==> try-juniper <==
Design CPU, start of the top module:
module CPU(
    input               clk         ,
    input               rstn        ,
    input               rf_dcp_rd   ,
    input [4:0]         rf_addr     ,
    output reg [31:0]   rf_out      ,
    output [7:0]        imem_addr   ,
    input [31:0]        imem_rdata  ,
    output [7:0]        dmem_addr   ,
    output [31:0]       dmem_wdata  ,
    output              dmem_we     ,
    input [31:0]        dmem_rdata  ,
    output              stop
    );
export LEC_CHECK = 0
export ABC_AREA = 1
export CAP_MARGIN = 0
export CORE_ASPECT_RATIO = 1.13
export CORE_MARGIN = 8
export CORE_UTILIZATION = 51
export CTS_CLUSTER_DIAMETER = 88
export CTS_CLUSTER_SIZE = 98
export GPL_TIMING_DRIVEN = 0
export MIN_ROUTING_LAYER = met2
export PLACE_DENSITY_LB_ADDON = 0.03
export SETUP_SLACK_MARGIN = 0.23
export SLEW_MARGIN = 20
create_clock -name core_clock -period 7.05 [get_ports {clk}]
run.sh (not shown) runs the stock make flow with config.mk's settings and CLKGATE_MAP_FILE=.
==> inputs of try-zinc, as changes to try-juniper <==
- ABC_AREA: 1 -> unset
- CAP_MARGIN: 0 -> 20
- CORE_ASPECT_RATIO: 1.13 -> unset
- CORE_MARGIN: 8 -> 2
- CORE_UTILIZATION: 51 -> 40
- CTS_CLUSTER_DIAMETER: 88 -> unset
- CTS_CLUSTER_SIZE: 98 -> unset
- GPL_TIMING_DRIVEN: 0 -> unset
- MIN_ROUTING_LAYER: met2 -> unset
- PLACE_DENSITY_LB_ADDON: 0.03 -> unset
- SETUP_SLACK_MARGIN: 0.23 -> unset
==> flow/constraint.sdc (replaced) <==
create_clock -name core_clock -period 10.2 [get_ports {clk}]
set_input_delay 2.0400 -clock core_clock [delete_from_list [all_inputs] [get_ports {clk}]]
set_output_delay 2.0400 -clock core_clock [all_outputs]
set_load 0.01 [all_outputs]
==> qor summary <==
Count of mapped cells out of synthesis: try-juniper 9447; try-zinc 7300
Syn_area_per_cell: try-juniper 8.308 um^2; try-zinc 10.66 um^2
Total core area: try-juniper 153300 um^2; try-zinc 193000 um^2
Area figure in the yosys stat output: try-juniper 78490 um^2; try-zinc 77840 um^2
Minimum setup slack after placement: try-juniper -3.114 ns; try-zinc 0.9290 ns
Area after detailed placement: try-juniper 84570 um^2; try-zinc 82670 um^2
Rows: try-juniper 153; try-zinc 161
Cells in synth_stat.txt: try-juniper 9447; try-zinc 7300
XOR-XNOR Cells, Area Fraction: try-juniper 0.008369; try-zinc 0.01125
Synthesized-area fraction occupied by ao, oa, aoi and oai cells: try-juniper 0.1714; try-zinc 0.1288
And+or+nand+nor area frac: try-juniper 0.2105; try-zinc 0.1738
Result of the run: try-juniper aborted with a tool error; try-zinc complete, no violations
Stage where the flow stopped: try-juniper 5_1_grt; try-zinc -
Number of cells upsized or downsized after cts: try-juniper 535; try-zinc 0
Number of buffers created by CTS: try-juniper 52; try-zinc 163
Sequential area share after synthesis: try-juniper 0.5142; try-zinc 0.5185
Combined area of all synthesized cells: try-juniper 78490 um^2; try-zinc 77840 um^2
Width of the die: try-juniper 385.0 um; try-zinc 445.1 um
Final GP Congestion: try-juniper 1.338; try-zinc 1.013
Hpwl dp: try-juniper 332.9 mm; try-zinc 210.1 mm
Post-CTS setup buffer count: try-juniper 121; try-zinc 0
H-Tree Depth: try-juniper 2; try-zinc 4
Chip Area: try-juniper 166700 um^2; try-zinc 198100 um^2
Cells after DPL: try-juniper 11761; try-zinc 9631
Port-buffer cells: try-juniper 152; try-zinc 153

==> ember <==
Starting RTL as in the previous note.
Settings: LEC_CHECK=0, CAP_MARGIN=20, CORE_MARGIN=2, CORE_UTILIZATION=66, CTS_CLUSTER_DIAMETER=28, CTS_CLUSTER_SIZE=41, SETUP_SLACK_MARGIN=1.68, SLEW_MARGIN=20, TNS_END_PERCENT=5; clock period 8.39 ns.
==> sierra: changes against ember <==
CORE_UTILIZATION = 57   (was 66)
CTS_CLUSTER_DIAMETER = default   (was 28)
CTS_CLUSTER_SIZE = default   (was 41)
TNS_END_PERCENT = default   (was 5)
==> flow/constraint.sdc (replaced) <==
create_clock -name core_clock -period 7.05 [get_ports {clk}]
set_input_delay 1.4100 -clock core_clock [delete_from_list [all_inputs] [get_ports {clk}]]
set_output_delay 1.4100 -clock core_clock [all_outputs]
set_load 0.01 [all_outputs]
==> xenon: changes against ember <==
CORE_UTILIZATION = 62   (was 66)
CTS_CLUSTER_DIAMETER = default   (was 28)
CTS_CLUSTER_SIZE = 98   (was 41)
SETUP_SLACK_MARGIN = default   (was 1.68)
TNS_END_PERCENT = default   (was 5)
==> flow/constraint.sdc (replaced) <==
create_clock -name core_clock -period 5.73 [get_ports {clk}]
set_input_delay 1.1460 -clock core_clock [delete_from_list [all_inputs] [get_ports {clk}]]
set_output_delay 1.1460 -clock core_clock [all_outputs]
set_load 0.01 [all_outputs]
==> summary of the runs <==
- xenon ran to the end with violations: setup timing. ember aborted during global routing with GRT-0232. sierra reached the layout checks and failed them: setup timing.
- In sierra the first-iteration DRC count is smaller than in xenon, by about 15%.
- Against xenon, the hold slack of sierra is better by 0.0033 ns.
- In sequential cell count, xenon and sierra do not differ.
- In sierra the critical path depth is higher than in xenon, by 1.
- Area after synthesis is the same in sierra and xenon.
- Between xenon and sierra, the lower clock skew is in xenon (gap 0.011 ns).
- In xenon the combinational power is larger than in sierra, by about 30%.

==> inputs of amber <==
Starting RTL as in the previous note.
// CPU
module CPU(
    input               clk         ,
    input               rstn        ,
    input               rf_dcp_rd   ,
    input [4:0]         rf_addr     ,
    output reg [31:0]   rf_out      ,
    output [7:0]        imem_addr   ,
    input [31:0]        imem_rdata  ,
    output [7:0]        dmem_addr   ,
    output [31:0]       dmem_wdata  ,
    output              dmem_we     ,
    input [31:0]        dmem_rdata  ,
    output              stop
    );
    reg [31:0]   md          ;
    reg [31:0]   y           ;
    wire [31:0]  pc          ;
    wire [31:0]  npc         ;
    reg [31:0]   imm         ;
    reg [31:0]   ir          ;
    reg [31:0]   a           ;
    reg [31:0]   b           ;
    wire [2:0]   branch      ;
    wire         MemRead     ;
    wire         MemWrite    ;
    wire         MemtoReg    ;
    wire [2:0]   ALUOP       ;
    wire         ALUSrc1     ;
    wire [1:0]   ALUSrc2     ;
    wire         RegWrite    ;
    wire [2:0]   zero        ;
    wire [2:0]   mode        ;
    wire         uors        ;
    wire [2:0]   extmode1    ;
    wire [2:0]   extmode2    ;
    wire [2:0]   extmode2_m  ;
    wire         sp_sign     ;
    wire [31:0]  md_ext      ;
    wire  eflush;
    wire  dstall;
    wire  fstall;
    wire  flush;
    wire [31:0]         a0;
    wire [31:0]         b0;
    wire [31:0]         imm_0;
    reg [31:0]          b_m;
    reg [31:0]           b_m_0;
    reg [31:0] md_n;
    reg [4:0]          rs1;
    reg [4:0]          rs2;
    reg [4:0]          rd;
    reg [4:0]          rd_m;
    reg [4:0]          rd_w;
    reg [31:0]          pc_d;
    reg [31:0]          pc_e;
    wire [4:0]  ra      ;
  ...
clock: 13.7 ns
lec_check: 0
abc_area: 1
cap_margin: 20
cell_pad_in_sites_global_placement: 1
core_aspect_ratio: 1.19
core_margin: 10
core_utilization: 66
cts_cluster_size: 74
gpl_routability_driven: 0
gpl_timing_driven: 0
hold_slack_margin: 0.26
place_density: 0.58
slew_margin: 25
tns_end_percent: 60
==> pepper (differences from amber) <==
==> flow/config.mk (replaced) <==
export PLATFORM = sky130hd
export DESIGN_NAME = CPU
export DESIGN_NICKNAME = CPU
export VERILOG_FILES = /design/flow/design.v
export SDC_FILE = /design/flow/constraint.sdc
export NUM_CORES = 4
export LEC_CHECK = 0
export ABC_AREA = 0
export CAP_MARGIN = 20
export CORE_MARGIN = 5
export CORE_UTILIZATION = 55
export PLACE_DENSITY_LB_ADDON = 0.07
export SETUP_SLACK_MARGIN = -0.82
export SLEW_MARGIN = 15
==> flow/constraint.sdc (replaced) <==
create_clock -name core_clock -period 15.8 [get_ports {clk}]
set_input_delay 3.1600 -clock core_clock [delete_from_list [all_inputs] [get_ports {clk}]]
set_output_delay 3.1600 -clock core_clock [all_outputs]
set_load 0.01 [all_outputs]
==> qor summary <==
item                                                                                    pepper                   amber
Outcome                                                                complete, no violations  stopped before the end
Last stage reached                                                                           -    3_1_place_gp_skip_io
Cell type contributing the most total cell area after synthesis                       edfxtp_1                edfxtp_1
Die area                                                                            149000 um2              133000 um2
Most popular library cell in the synthesized design by count                           nand2_1                 nand2_1
Number of enable flip-flop cells                                                          1024                    1024
Std-Cell Rows                                                                              138                     137
Warnings from Yosys                                                                         11                      11
Die boundary width                                                                      386 um                  336 um
Synthesized area                                                                     77800 um2               78500 um2
Yosys stat chip area                                                                 77800 um2               78500 um2
Post-synth top area share                                                                0.395                   0.392
Register bit total from synthesis                                                         1504                    1504
Floorplan Utilization                                                                    0.552                   0.667
Cell total in the yosys stat output                                                       7300                    9447
Register share after synthesis                                                           0.519                   0.514
Parity-gate share of the synthesized area counting xor and xnor cells                   0.0113                 0.00837
Adders+Majority by Area                                                                 0.0244                  0.0242
Instance count of the mapped netlist                                                      7300                    9447
Count of different cell masters after synthesis                                            112                      63
Die Ht                                                                                  386 um                  396 um
AND/OR/NAND/NOR Cells, Area Fraction                                                     0.174                   0.210
Mux cell area share after synthesis                                                      0.103                       0
Core Region                                                                         141000 um2              118000 um2
Synth Area per Inst                                                                   10.7 um2                8.31 um2
Compound Share, Synth                                                                    0.129                   0.171
Power figures rest on the tool's default switching activity, not on a simulated workload.
